Setup of v9:
## AXIS_FIR_v1_0
module AXIS_FIR_v1_0 # 
    (
        parameter integer C_S_AXIS_TDATA_WIDTH	= 16,
        parameter integer C_M_AXIS_TDATA_WIDTH	= 32,
        parameter integer C_M_AXIS_START_COUNT	= 32
    )
    (
        input wire [3:0] s_axis_tkeep,
        output wire [3:0] m_axis_tkeep,
        input wire  s_axis_aclk,
        input wire  s_axis_aresetn,
        output wire  s_axis_tready,
        input wire [C_S_AXIS_TDATA_WIDTH-1 : 0] s_axis_tdata,
        input wire [(C_S_AXIS_TDATA_WIDTH/8)-1 : 0] s_axis_tstrb,
        input wire  s_axis_tlast,
        input wire  s_axis_tvalid,
        input wire  m_axis_aclk,
        input wire  m_axis_aresetn,
        output wire  m_axis_tvalid,
        output wire [C_M_AXIS_TDATA_WIDTH-1 : 0] m_axis_tdata,
        output wire [(C_M_AXIS_TDATA_WIDTH/8)-1 : 0] m_axis_tstrb,
        output wire  m_axis_tlast,
        input wire  m_axis_tready
    );
Size in the first run: roughly 7400 cells after synthesis, about 720 flip-flops, about 72 I/O pins, roughly 81000 um^2 of cells after synthesis.
==> flow/config.mk <==
export PLATFORM = sky130hd
export DESIGN_NAME = AXIS_FIR_v1_0
export DESIGN_NICKNAME = AXIS_FIR_v1_0
export VERILOG_FILES = /design/flow/design.v
export SDC_FILE = /design/flow/constraint.sdc
export NUM_CORES = 4
export LEC_CHECK = 0
export CAP_MARGIN = 15
export CORE_MARGIN = 2
export CORE_UTILIZATION = 72
export CTS_CLUSTER_DIAMETER = 354
export HOLD_SLACK_MARGIN = -0.08
export PLACE_DENSITY = 0.64
export SETUP_SLACK_MARGIN = -0.3
export SLEW_MARGIN = 5
==> flow/constraint.sdc <==
create_clock -name core_clock -period 5.21 [get_ports {s_axis_aclk}]
set_input_delay 1.0420 -clock core_clock [delete_from_list [all_inputs] [get_ports {s_axis_aclk}]]
set_output_delay 1.0420 -clock core_clock [all_outputs]
set_load 0.01 [all_outputs]
run.sh (not shown) runs the stock make flow with config.mk's settings and CLKGATE_MAP_FILE=.
Although v9 finished all stages, its layout failed final checks on negative setup slack.
[inputs] v31 vs v9
- HOLD_SLACK_MARGIN removed (was -0.08)
- PLACE_DENSITY removed (was 0.64)
- SLEW_MARGIN changed from 5 to 20
- MAX_ROUTING_LAYER newly set to met4
- CTS_CLUSTER_DIAMETER removed (was 354)
- SETUP_SLACK_MARGIN removed (was -0.3)
- the clock period (ns, I/O delays scaled along) changed from 5.21 to 5.93
--- outcome ---
- Delta (v31 minus v9): path depth of the worst reg2reg path rose 3; routed via count fell 4.3%.
- Delta (v31 minus v9): sink count of the clock tree closely matched the old numbers; per-cell routed wire length decreased by 2.4% relative to the old numbers; number of cells on the critical path increased by 14% relative to the old numbers; core utilization decreased by 3.5 points relative to the old numbers; area of the synthesized netlist per yosys stat closely matched the old numbers.
- Every stage of v31 finished as expected; the final checks, on the other hand, flagged negative setup slack, which means the layout fails.
--- input diff v31..v44 ---
- CORE_UTILIZATION: 72 -> 64
- CAP_MARGIN: 15 -> 20
- MAX_ROUTING_LAYER: met4 -> unset
- the clock period (ns, I/O delays scaled along): 5.93 -> 5.96
--- outcome ---
v44 gives more final cell count without fillers than v31 did. Run comparison: v44 launch point of the critical path LPF_FIR_inst.buff6[5]; v31 launch point of the critical path LPF_FIR_inst.buff6[7]. Compared with v31, in v44 critical path depth dropped 1, sum of routed wire length over all layers went down about 1.8%. v44 -> stages 100% | layout checks FAIL | negative setup slack.
Edits applied to the flow inputs when going from v44 to v14:
- a change of CORE_UTILIZATION from 64 to 40
- a change of the clock period (ns, I/O delays scaled along) from 5.96 to 7.24
Results
Comparing v14 against v44, there is no change at all in hold buffer count at CTS. Summary of v14 over v44: routed wire length has decreased; number of cells on the critical path moved down; number of antenna violations at the first check in global routing decreased 2. Re largest incremental delay on the critical path: v14 is 20 ps up on v44. v14 finished every step from synthesis to the final layout, and the layout passed the timing, DRC and antenna checks. Final area (higher): v44. Of v14 and v44, the run reporting the higher final-layout fill cell count was v14. v14 -> v44: remaining routing DRC violations delta 0, exact match.
The inputs of v57 differ from those of v14 as listed below.
- swapping 40 for 12 in CORE_UTILIZATION
- swapping 7.24 for 9.06 in the clock period (ns, I/O delays scaled along)
[summary]
Compared with v14, v57 shows post-place instance area higher by 7600 um^2. Delta (v57 minus v14): total via count in the routed design went up by 390, insertion delay at the late pin of the worst-skew pair flat, hold-fix buffer count after cts ~0 delta. Compared v14 against v57; synthesized cell count within noise. v57 gives less non-clock buffer count than v14 did.
The inputs of v19 differ from those of v57 as listed below.
- a change of CORE_UTILIZATION from 12 to 72
- a change of the clock period (ns, I/O delays scaled along) from 9.06 to 5.21
## What came out
v19 and v57: one clean run, v57; the rest did not finish clean.
Comparing v19 and v57, the lower share of final layout cell area taken by non-clock buffers is on v57.
The setup slack after layout of v19 falls short of that of v57 by 3330 ps.
A critical path startpoint of LPF_FIR_inst.buff1[2] is what v57 shows, while LPF_FIR_inst.buff6[6] belongs to v19.
The cell resize tally after clock tree synthesis in v19 sits 344 above the value recorded for v57.
Comparing v19 and v57, the higher setup TNS after final layout is on v57.
Logic share of the area: lower on v57
NOTE die area v57->v19 decreased by more than half
Reported for v19 and v57, flip-flop count turned out identical to the last digit.

* * *

== job 101 ==
AXIS_FIR_v1_0 again, from the RTL that the note above started with.
Settings: LEC_CHECK=0, ABC_AREA=1, CAP_MARGIN=20, CORE_MARGIN=2, CORE_UTILIZATION=72, PLACE_DENSITY_LB_ADDON=0.02, SETUP_SLACK_MARGIN=1.36, SLEW_MARGIN=20; clock period 4.6 ns.
Job 101 completed end to end; final checks failed (negative setup slack).
Input changes introduced in job 102 (baseline for comparison: job 101):
- MAX_ROUTING_LAYER now met4, previously not set
- SETUP_SLACK_MARGIN now 1.38, was 1.36
- the clock period (ns, I/O delays scaled along) now 4.62, was 4.6
## What came out
- Flow for job 102 halted at global routing, error code GRT-0232.
- Job 101 -> job 102: die width delta 0, exact match
- Any difference in xor and xnor area share after synthesis between job 101 and job 102 is small enough to ignore.
- Changes observed in job 102 relative to job 101: cell resize tally after clock tree synthesis rose by about 2.7%, post-place instance area stayed essentially flat, count of mapped cells out of synthesis stayed essentially flat.

* * *

Starting RTL as in the previous note.
export LEC_CHECK = 0
export CAP_MARGIN = 15
export CORE_MARGIN = 2
export CORE_UTILIZATION = 72
export HOLD_SLACK_MARGIN = -0.09
export PLACE_DENSITY = 0.64
export SETUP_SLACK_MARGIN = -0.3
export SLEW_MARGIN = 40
create_clock -name core_clock -period 5.25 [get_ports {s_axis_aclk}]
The starting point finished but failed the layout checks on negative setup slack.
Then changed:
--- a/flow/config.mk
+++ b/flow/config.mk
@@ -7,8 +7,7 @@
 export LEC_CHECK = 0
-export CAP_MARGIN = 15
+export ABC_AREA = 1
+export CAP_MARGIN = 20
 export CORE_MARGIN = 2
 export CORE_UTILIZATION = 72
-export HOLD_SLACK_MARGIN = -0.09
-export PLACE_DENSITY = 0.64
-export SETUP_SLACK_MARGIN = -0.3
-export SLEW_MARGIN = 40
+export PLACE_DENSITY_LB_ADDON = 0.02
+export SLEW_MARGIN = 20
==> flow/constraint.sdc (replaced) <==
create_clock -name core_clock -period 5.49 [get_ports {s_axis_aclk}]
set_input_delay 1.0980 -clock core_clock [delete_from_list [all_inputs] [get_ports {s_axis_aclk}]]
set_output_delay 1.0980 -clock core_clock [all_outputs]
set_load 0.01 [all_outputs]
The changed run completed and failed the layout checks on negative setup slack.
Die size goes up by about 8%.
Clock-buffer cell count goes down by 8.
Cell area goes up by 1.5%.
Clock skew goes up by 0.014 ns.
Fmax goes up by about 12%.
Then changed:
--- a/flow/config.mk
+++ b/flow/config.mk
@@ -11,3 +11,5 @@
 export CORE_UTILIZATION = 72
+export MAX_ROUTING_LAYER = met4
 export PLACE_DENSITY_LB_ADDON = 0.02
+export SETUP_SLACK_MARGIN = 1.38
 export SLEW_MARGIN = 20
==> flow/constraint.sdc (replaced) <==
create_clock -name core_clock -period 4.64 [get_ports {s_axis_aclk}]
set_input_delay 0.9280 -clock core_clock [delete_from_list [all_inputs] [get_ports {s_axis_aclk}]]
set_output_delay 0.9280 -clock core_clock [all_outputs]
set_load 0.01 [all_outputs]
The new run died in global routing (GRT-0232). Die area does not change. Synthesized cell count stays the same. Synthesized area stays the same.
Then changed:
--- a/flow/config.mk
+++ b/flow/config.mk
@@ -7,3 +7,2 @@
 export LEC_CHECK = 0
-export ABC_AREA = 1
 export CAP_MARGIN = 20
@@ -11,5 +10,3 @@
 export CORE_UTILIZATION = 72
-export MAX_ROUTING_LAYER = met4
-export PLACE_DENSITY_LB_ADDON = 0.02
-export SETUP_SLACK_MARGIN = 1.38
+export PLACE_DENSITY = 0.64
 export SLEW_MARGIN = 20
==> flow/constraint.sdc (replaced) <==
create_clock -name core_clock -period 5.35 [get_ports {s_axis_aclk}]
set_input_delay 1.0700 -clock core_clock [delete_from_list [all_inputs] [get_ports {s_axis_aclk}]]
set_output_delay 1.0700 -clock core_clock [all_outputs]
set_load 0.01 [all_outputs]
This time the run finished with negative setup slack left.
Area after synthesis is lower by about 8%.
Die area is lower by about 7.5%.
Synthesized cell count is lower by 23%.
Then changed:
--- a/flow/config.mk
+++ b/flow/config.mk
@@ -10,3 +10,3 @@
 export CORE_UTILIZATION = 72
-export PLACE_DENSITY = 0.64
+export PLACE_DENSITY = 0.43
 export SLEW_MARGIN = 20
==> flow/constraint.sdc (replaced) <==
create_clock -name core_clock -period 5.13 [get_ports {s_axis_aclk}]
set_input_delay 1.0260 -clock core_clock [delete_from_list [all_inputs] [get_ports {s_axis_aclk}]]
set_output_delay 1.0260 -clock core_clock [all_outputs]
set_load 0.01 [all_outputs]
The new run finished but failed the layout checks on negative setup slack.
Count of clock-buffer cells in the layout does not change.
Global-route usage is higher by 0.79 points.
Clock skew is higher by 0.0098 ns.
Routed wire length is higher by 5.5%.
Via count is higher by 2.7%.
Cell count is higher by 0.71%.
Synthesized cell count stays the same.
Worst setup slack got worse by 0.40 ns.
Core utilization is higher by 1.1 points.
